==> job 9799: inputs <==
==> flow/design.v <==
module cordic(
        clk_in,
        reset_n,
        ena,
        phase_in,
        phase_out,
        cos_o,
        sin_o
        );
  parameter dat_width = 16, pha_width =16, pipeline = 10;
  input clk_in, reset_n, ena;
  input [pha_width-1 : 0] phase_in;
  output [pha_width-1 : 0] phase_out;
  output [dat_width-1 : 0] cos_o, sin_o;
  reg [dat_width-1 : 0] x[pipeline :0];
  reg [dat_width-1 : 0] y[pipeline :0];
  reg [pha_width-1 : 0] z[pipeline :0];
  reg [pha_width-1 : 0] phase_tmp[pipeline :0];
  wire [dat_width-1:0] amp;
  wire [pha_width-1:0] atan [32:0];
  assign amp = 32'd1304065887 >>(32-dat_width);       
  assign atan[0] = 32'd536870912 >>(32-pha_width);    
	assign atan[1] = 32'd316933407 >>(32-pha_width);    
	assign atan[2]	= 32'd167458907 >>(32-pha_width);    
	assign atan[3]= 32'd85004756 >>(32-pha_width);      
	assign atan[4]= 32'd42667331 >>(32-pha_width);      
	assign atan[5]= 32'd21354465 >>(32-pha_width);      
	assign atan[6]= 32'd10679838 >>(32-pha_width);      
	assign atan[7]= 32'd5340245 >>(32-pha_width);       
	assign atan[8]= 32'd2670163 >>(32-pha_width);       
	assign atan[9]= 32'd1335087 >>(32-pha_width);       
	assign atan[10]= 32'd667544 >>(32-pha_width);       
	assign atan[11]= 32'd333772 >>(32-pha_width);       
	assign atan[12]= 32'd166886 >>(32-pha_width);       
	assign atan[13]= 32'd83443 >>(32-pha_width);       
	assign atan[14]= 32'd41722 >>(32-pha_width);       
	assign atan[15]= 32'd20861 >>(32-pha_width);       
	assign atan[16]= 32'd10430 >>(32-pha_width);       
	assign atan[17]= 32'd5215 >>(32-pha_width);       
	assign atan[18]= 32'd2608 >>(32-pha_width);       
	assign atan[19]= 32'd1304 >>(32-pha_width);       
	assign atan[20]= 32'd652 >>(32-pha_width);       
	assign atan[21]= 32'd326 >>(32-pha_width);      
	assign atan[22]= 32'd163 >>(32-pha_width);
	assign atan[23]= 32'd81 >>(32-pha_width);
	assign atan[24]= 32'd41 >>(32-pha_width);
	assign atan[25]= 32'd20 >>(32-pha_width);
	assign atan[26]= 32'd10 >>(32-pha_width);
	assign atan[27]= 32'd5 >>(32-pha_width);
	assign atan[28]= 32'd3 >>(32-pha_width);
	assign atan[29]= 32'd1 >>(32-pha_width);
	assign atan[30]= 32'd1 >>(32-pha_width);
	assign atan[31]= 32'd0 >>(32-pha_width);
	assign atan[32]= 32'd0 >>(32-pha_width);
always @(posedge clk_in )
begin
  if( !reset_n )   
  begin
     x[0] <= 0;
      y[0] <= 0;
      z[0] <= 0;
      phase_tmp[0] <=  0;
  end
  else
  begin
      x[0] <= amp;
      y[0] <= 0;
      z[0] <= { 2'b0, phase_in[pha_width-3 : 0]};
      phase_tmp[0] <=  phase_in;                  
  end    
end
genvar i;
  wire [dat_width-1 : 0] x_tmp[pipeline-1 :0];
  wire [dat_width-1 : 0] y_tmp[pipeline-1 :0];
  wire [pha_width-1 : 0] z_tmp[pipeline-1 :0];
generate for(i=1;i<=pipeline;i=i+1) begin:cordic_core  
  cordic_step #(dat_width,pha_width,i) cordic_step_inst(x[i-1],y[i-1],z[i-1],atan[i-1],x_tmp[i-1],y_tmp[i-1],z_tmp[i-1]);
  always @(posedge clk_in)
  begin
   if(!reset_n)
   begin
      x[i] <= 0;
      y[i] <= 0;
      z[i] <= 0;
      phase_tmp[i]<=0;
   end
   else 
   begin             
      x[i] <= x_tmp[i-1];     
      y[i] <= y_tmp[i-1];     
      z[i] <= z_tmp[i-1]; 
      phase_tmp[i] <= phase_tmp[i-1];      
   end        
  end
end
endgenerate
reg [dat_width-1 : 0] cos_o, sin_o;
reg [pha_width-1 : 0] phase_out;
wire [pha_width-1:0] quad_tmp;
wire [1:0] quad;
assign quad_tmp = phase_tmp[pipeline];
assign quad = quad_tmp[pha_width-1: pha_width-2];
wire [dat_width-1 : 0] x_o_wire, y_o_wire;
wire [dat_width-1 : 0] x_o_wire_tmp, y_o_wire_tmp;
assign x_o_wire_tmp = x[pipeline];
assign y_o_wire_tmp = y[pipeline];
assign x_o_wire = x_o_wire_tmp[dat_width-1] ? {(dat_width){1'b0}} : x[pipeline];
assign y_o_wire = y_o_wire_tmp[dat_width-1] ? {(dat_width){1'b0}} : y[pipeline];
always @(posedge clk_in)
begin
  if( !reset_n)
  begin
    cos_o <= 0;
    sin_o <= 0;
    phase_out <= 0;    
  end
  else    
  begin
    case( quad[1:0] )
      2'b00:begin
            cos_o <= x_o_wire; 
            sin_o <= y_o_wire; 
            end
      2'b01:begin
            cos_o <= ~y_o_wire + 1'b1;
            sin_o <= x_o_wire;
            end
      2'b10:begin
            cos_o <= ~x_o_wire + 1'b1;
            sin_o <= ~y_o_wire + 1'b1;
            end
      2'b11:begin
            cos_o <= y_o_wire;
            sin_o <= ~x_o_wire + 1'b1;
            end
      default:begin
            cos_o <= x_o_wire;
            sin_o <= y_o_wire;
            end
    endcase
    phase_out <= phase_tmp[pipeline];
  end
end
endmodule
module cordic_step(
  dat_a,
  dat_b,
  dat_c,
  dat_pha,
  out_a,
  out_b,
  out_c
  );
  parameter dat_width = 16, pha_width = 16, pipe_index = 3;
  input [dat_width-1:0] dat_a, dat_b;
  input [pha_width-1:0] dat_c;
  input [pha_width-1:0] dat_pha;
  output[dat_width-1:0] out_a, out_b;
  output [pha_width-1:0] out_c;
  wire [dat_width:0] out_a_tmp1, out_a_tmp2, out_a_tmp3, out_b_tmp1, out_b_tmp2, out_b_tmp3;
  wire [pha_width-1:0] out_c_tmp1,out_c_tmp2 ;
  wire [1:0] ov_a,ov_b;
generate
  if(pipe_index == 6'b1 )
  begin
    assign out_a_tmp1 = { dat_a[dat_width-1], dat_a} + { dat_b[dat_width-1], dat_b};
    assign out_b_tmp1 = { dat_b[dat_width-1], dat_b} - { dat_a[dat_width-1], dat_a};
    assign out_c_tmp1 = dat_c + dat_pha;
    assign out_a_tmp2 = { dat_a[dat_width-1], dat_a} - { dat_b[dat_width-1], dat_b};
    assign out_b_tmp2 = { dat_b[dat_width-1], dat_b} + { dat_a[dat_width-1], dat_a};
    assign out_c_tmp2 = dat_c - dat_pha;
  end
  else
  begin
     assign out_a_tmp1 = { dat_a[dat_width-1], dat_a} + { { (pipe_index){dat_b[dat_width-1]} }, dat_b[dat_width-1: (pipe_index-1)] } ;
     assign out_b_tmp1 = { dat_b[dat_width-1], dat_b} - { { (pipe_index){dat_a[dat_width-1]} }, dat_a[dat_width-1: (pipe_index-1)] } ;
     assign out_c_tmp1 = dat_c + dat_pha;
     assign out_a_tmp2 = { dat_a[dat_width-1], dat_a} - { { (pipe_index){dat_b[dat_width-1]} }, dat_b[dat_width-1: (pipe_index-1)] } ;
     assign out_b_tmp2 = { dat_b[dat_width-1], dat_b} + { { (pipe_index){dat_a[dat_width-1]} }, dat_a[dat_width-1: (pipe_index-1)] } ;
     assign out_c_tmp2 = dat_c - dat_pha;
  end
  assign out_a_tmp3 = dat_c[pha_width-1] ? out_a_tmp1 :out_a_tmp2;
  assign out_b_tmp3 = dat_c[pha_width-1] ? out_b_tmp1 :out_b_tmp2;
endgenerate
  assign ov_a = out_a_tmp3[dat_width:dat_width-1];
  assign ov_b = out_b_tmp3[dat_width:dat_width-1];
  assign out_a = ~^ ov_a ? (out_a_tmp3[dat_width-1:0]):(ov_a[1] ? {1'b1, {(dat_width-1){1'b0}} } : {1'b0, {(dat_width-1){1'b1}} } );
  assign out_b = ~^ ov_b ? (out_b_tmp3[dat_width-1:0]):(ov_b[1] ? {1'b1, {(dat_width-1){1'b0}} } : {1'b0, {(dat_width-1){1'b1}} } );
  assign out_c = dat_c[pha_width-1] ? out_c_tmp1 :out_c_tmp2;
endmodule
==> flow/run.sh <==
#!/bin/bash
# the make line also repeats each setting of config.mk as NAME=value (left out here)
make -C /OpenROAD-flow-scripts/flow DESIGN_CONFIG=/design/flow/config.mk WORK_HOME=/design/flow/orfs CLKGATE_MAP_FILE= finish
==> flow/config.mk <==
export PLATFORM = sky130hd
export DESIGN_NAME = cordic
export DESIGN_NICKNAME = cordic
export VERILOG_FILES = /design/flow/design.v
export SDC_FILE = /design/flow/constraint.sdc
export NUM_CORES = 4
export LEC_CHECK = 0
export ABC_AREA = 0
export CAP_MARGIN = 20
export CELL_PAD_IN_SITES_DETAIL_PLACEMENT = 0
export CORE_MARGIN = 2
export CORE_UTILIZATION = 46
export CTS_CLUSTER_SIZE = 41
export GPL_ROUTABILITY_DRIVEN = 0
export GPL_TIMING_DRIVEN = 0
export MIN_ROUTING_LAYER = met1
export PLACE_DENSITY_LB_ADDON = 0.21
export SETUP_SLACK_MARGIN = 0.75
export SLEW_MARGIN = 10
==> flow/constraint.sdc <==
create_clock -name core_clock -period 3.28 [get_ports {clk_in}]
set_input_delay 0.6560 -clock core_clock [delete_from_list [all_inputs] [get_ports {clk_in}]]
set_output_delay 0.6560 -clock core_clock [all_outputs]
set_load 0.01 [all_outputs]
==> inputs of job 1934, as changes to job 9799 <==
Settings changed: ABC_AREA 0 to 1, CELL_PAD_IN_SITES_DETAIL_PLACEMENT 0 to not set, CELL_PAD_IN_SITES_GLOBAL_PLACEMENT set to 0, CORE_UTILIZATION 46 to 60, CTS_CLUSTER_SIZE 41 to not set, GPL_ROUTABILITY_DRIVEN 0 to not set, GPL_TIMING_DRIVEN 0 to not set, PLACE_DENSITY_LB_ADDON 0.21 to 0.09, SETUP_SLACK_MARGIN 0.75 to not set, SLEW_MARGIN 10 to 20, TNS_END_PERCENT set to 25.
==> flow/constraint.sdc (replaced) <==
create_clock -name core_clock -period 5.82 [get_ports {clk_in}]
set_input_delay 1.1640 -clock core_clock [delete_from_list [all_inputs] [get_ports {clk_in}]]
set_output_delay 1.1640 -clock core_clock [all_outputs]
set_load 0.01 [all_outputs]
==> inputs of job 4672, as changes to job 9799 <==
Settings changed: ABC_AREA 0 to 1, CORE_UTILIZATION 46 to 66, CTS_CLUSTER_SIZE 41 to not set, GPL_ROUTABILITY_DRIVEN 0 to not set, GPL_TIMING_DRIVEN 0 to 1, PLACE_DENSITY_LB_ADDON 0.21 to not set, SETUP_SLACK_MARGIN 0.75 to 0.49, SLEW_MARGIN 10 to 20.
==> comparison table <==
| item | job 1934 | job 4672 | job 9799 |
|---|---|---|---|
| Area of all placed cells without fillers | 42900 sq um | 48400 sq um | 49800 sq um |
| Iteration-0 DRC count of the detailed router | 2332 | 3461 | 1878 |
| Area fraction in mux cells | 0 | 0 | 0.0107 |
| GRT Overall Usage | 0.279 | 0.323 | 0.241 |
| Max_slew headroom | 0.324 | 0.517 | 0.348 |
| AND/OR/NAND/NOR Cells, Area Fraction | 0.277 | 0.277 | 0.172 |
| WL met3 | 4930 um | 8610 um | 4430 um |
| Setup repair after global routing missed its margin | false | true | true |
| Register-to-Register Setup Slack | 1.67 ns | 0.21 ns | -0.42 ns |
| Worst R2R Start | z[6][15]$_SDFF_PN0_ | y[9][10]$_SDFF_PN0_ | y[8][14]$_SDFF_PN0_ |
| Routing usage on met2 | 0.459 | 0.554 | 0.431 |
| Crit. path cell count | 15 | 22 | 15 |
| Outcome | complete, no violations | complete, no violations | failed layout checks |
| Reasons for failing layout checks | - | - | setup timing |
| Critical path destination | y[7][4]$_SDFF_PN0_ | x[10][0]$_SDFF_PN0_ | x[9][13]$_SDFF_PN0_ |
| Num rows | 94 | 89 | 103 |
| Final worst setup slack | 1.67 ns | 0.205 ns | -0.417 ns |
| Post-CTS setup repair buffer count | 0 | 71 | 299 |
| Fraction of area in registers | 0.278 | 0.249 | 0.244 |
| Global-route wire length before repair | 158000 um | 170000 um | 161000 um |
| Wirelength, routed | 95000 um | 113000 um | 104000 um |
| FF-to-FF path depth | 15 | 22 | 15 |
| Signal buffers share of area | 0.0184 | 0.0520 | 0.112 |


==> run a: inputs <==
Starts from the design.v that is shown in full above.
clock: 5.0 ns
lec_check: 0
abc_area: 0
cap_margin: 25
cell_pad_in_sites_detail_placement: 0
core_aspect_ratio: 1.59
core_margin: 7
core_utilization: 40
gpl_timing_driven: 1
max_routing_layer: met4
min_routing_layer: met2
slew_margin: 20
run.sh (not shown) runs the stock make flow with config.mk's settings and CLKGATE_MAP_FILE=.
==> inputs of run b, as changes to run a <==
==> flow/config.mk (replaced) <==
export PLATFORM = sky130hd
export DESIGN_NAME = cordic
export DESIGN_NICKNAME = cordic
export VERILOG_FILES = /design/flow/design.v
export SDC_FILE = /design/flow/constraint.sdc
export NUM_CORES = 4
export LEC_CHECK = 0
export ABC_AREA = 0
export CAP_MARGIN = 20
export CORE_ASPECT_RATIO = 0.96
export CORE_MARGIN = 9
export CORE_UTILIZATION = 31
export CTS_CLUSTER_SIZE = 21
export MIN_ROUTING_LAYER = met2
export SLEW_MARGIN = 40
==> flow/constraint.sdc (replaced) <==
create_clock -name core_clock -period 2.17 [get_ports {clk_in}]
set_input_delay 0.4340 -clock core_clock [delete_from_list [all_inputs] [get_ports {clk_in}]]
set_output_delay 0.4340 -clock core_clock [all_outputs]
set_load 0.01 [all_outputs]
==> comparison <==
Run a finished clean. Run b finished with negative setup slack left.
Between run a and run b, the lower global-route usage is in run b (gap 7.3 points).
Via count: run b is larger than run a (16%).
==> figures <==
| item | run b | run a |
|---|---|---|
| Initial antenna violation count | 1 | 0 |
| Vias in the first global route | 52,300 | 42,100 |
| Status | finished with violations | complete, no violations |
| Layout check failures | negative setup slack | - |
| Number of design-rule violations left by the first detailed-router iteration | 6,721 | 8,519 |
| Overall track demand over capacity in global routing | 25.2% | 32.6% |
| Aggregate negative setup slack | -349,180 ps | 0 ps |
| Via density per instance | 6.80 | 7.61 |
| Detail Route met3 WL | 45,000 um | 30,400 um |


==> job 6888: inputs <==
RTL: the design.v shown in full above, as it stands there.
export LEC_CHECK = 0
export ABC_AREA = 1
export CAP_MARGIN = 20
export CORE_MARGIN = 2
export CORE_UTILIZATION = 40
export SETUP_SLACK_MARGIN = -0.1
export SLEW_MARGIN = 20
create_clock -name core_clock -period 3.84 [get_ports {clk_in}]
==> inputs of job 811, as changes to job 6888 <==
ABC_AREA = unset   (was 1)
CORE_UTILIZATION = 64   (was 40)
SETUP_SLACK_MARGIN = unset   (was -0.1)
==> flow/constraint.sdc (replaced) <==
create_clock -name core_clock -period 3.47 [get_ports {clk_in}]
set_input_delay 0.6940 -clock core_clock [delete_from_list [all_inputs] [get_ports {clk_in}]]
set_output_delay 0.6940 -clock core_clock [all_outputs]
set_load 0.01 [all_outputs]
==> inputs of job 4762, as changes to job 6888 <==
CELL_PAD_IN_SITES_DETAIL_PLACEMENT = 0   (was unset)
CORE_UTILIZATION = 71   (was 40)
GPL_TIMING_DRIVEN = 1   (was unset)
MIN_ROUTING_LAYER = met1   (was unset)
SETUP_SLACK_MARGIN = -0.26   (was -0.1)
==> flow/constraint.sdc (replaced) <==
create_clock -name core_clock -period 2.61 [get_ports {clk_in}]
set_input_delay 0.5220 -clock core_clock [delete_from_list [all_inputs] [get_ports {clk_in}]]
set_output_delay 0.5220 -clock core_clock [all_outputs]
set_load 0.01 [all_outputs]
==> inputs of job 1298, as changes to job 6888 <==
ABC_AREA = unset   (was 1)
CORE_ASPECT_RATIO = 0.96   (was unset)
CORE_UTILIZATION = 31   (was 40)
SETUP_SLACK_MARGIN = unset   (was -0.1)
==> flow/constraint.sdc (replaced) <==
create_clock -name core_clock -period 5.0 [get_ports {clk_in}]
set_input_delay 1.0000 -clock core_clock [delete_from_list [all_inputs] [get_ports {clk_in}]]
set_output_delay 1.0000 -clock core_clock [all_outputs]
set_load 0.01 [all_outputs]
==> notes.md <==
Implementation progress

The flow ran to the end and the layout has no timing, DRC or antenna violations. The layout clock buffer count stands at 71. The synthesized netlist net count stands at 4679. STA shows the worst min-delay path finishing at z[1][14].

In this run the layout overhead on the synthesized area is reported as 12.1%. The maximum clock frequency stands at 224 MHz. Along the worst hold path, the cell count comes to 1. Per the hold report, the tightest min-delay path originates at phase_tmp[0][13].
# the run above: job 1298

==> notes.md <==
Implementation progress

The run finished, with violations left. The run did not pass the layout checks because of setup timing. The net count after synthesis is 4679. In the hold timing report, the worst path depth is 1. The required time of the critical path stands at 4.01 ns. The global-route track usage on met3 stands at 0.0333. The total stage count of the critical path stands at 14. The number of design rule violations left after detail routing stands at 0.

The longest incremental delay of any stage on the critical path is reported as 0.54 ns. The relative area change from synthesis to final layout stands at 28.0%. The final timing report counts setup violations totalling 76. The maximum clock frequency stands at 268 MHz. Hold analysis lists the worst path endpoint as z[2][1]. The post-synth tally of flip-flops with integrated enable stands at 0.

The worst path setup slack after routing stands at -0.262 ns.
# the run above: job 811

==> notes.md <==
Implementation progress

The sequential share of the synthesized area stands at 0.301. The report gives the cell count of the worst hold path as 2. The post-synth tally of flip-flops with integrated enable stands at 0. The average routed wire per standard cell stands at 14.0 um. Between the synthesized netlist and the finished layout, the area growth was recorded as 11.2%. The flow ran to the end and the layout has no timing, DRC or antenna violations. The worst-case reg-to-reg path depth stands at 20.

The maximum clock frequency stands at 285 MHz. The worst hold path begins at phase_tmp[2][2]. The count of buffers not belonging to the clock network in the layout stands at 101. The Yosys warning count stands at 9. The synthesized netlist net count stands at 6162.

The worst hold path terminates at phase_tmp[3][2].
# the run above: job 6888

==> notes.md <==
Physical design

The H-tree level count stands at 2. The area fraction in mux cells stands at 0. The flow stopped in 5_1_grt. Per the synthesis report, the XOR/XNOR share of the synthesized area is 0.0695. The total core area stands at 0.0551 sq mm.

Of the total synthesized cell area, the portion taken by full adders, half adders and majority gates is 0.135. The tool reported: "[ERROR GRT-0232] Routing congestion too high. Check the congestion heatmap in the GUI". The flow did not finish.

The most frequently used library cell after synthesis is sky130_fd_sc_hd__nand2_1. The number of flip-flops and latches in the synthesized netlist stands at 595. The cell-mix breakdown from Yosys lists the simple-gate area share as 0.277. Clock tree synthesis selected as its root buffer the cell sky130_fd_sc_hd__clkbuf_16. The number of nets in the synthesized netlist is 6162. CTS saw 595 sinks.
# the run above: job 4762

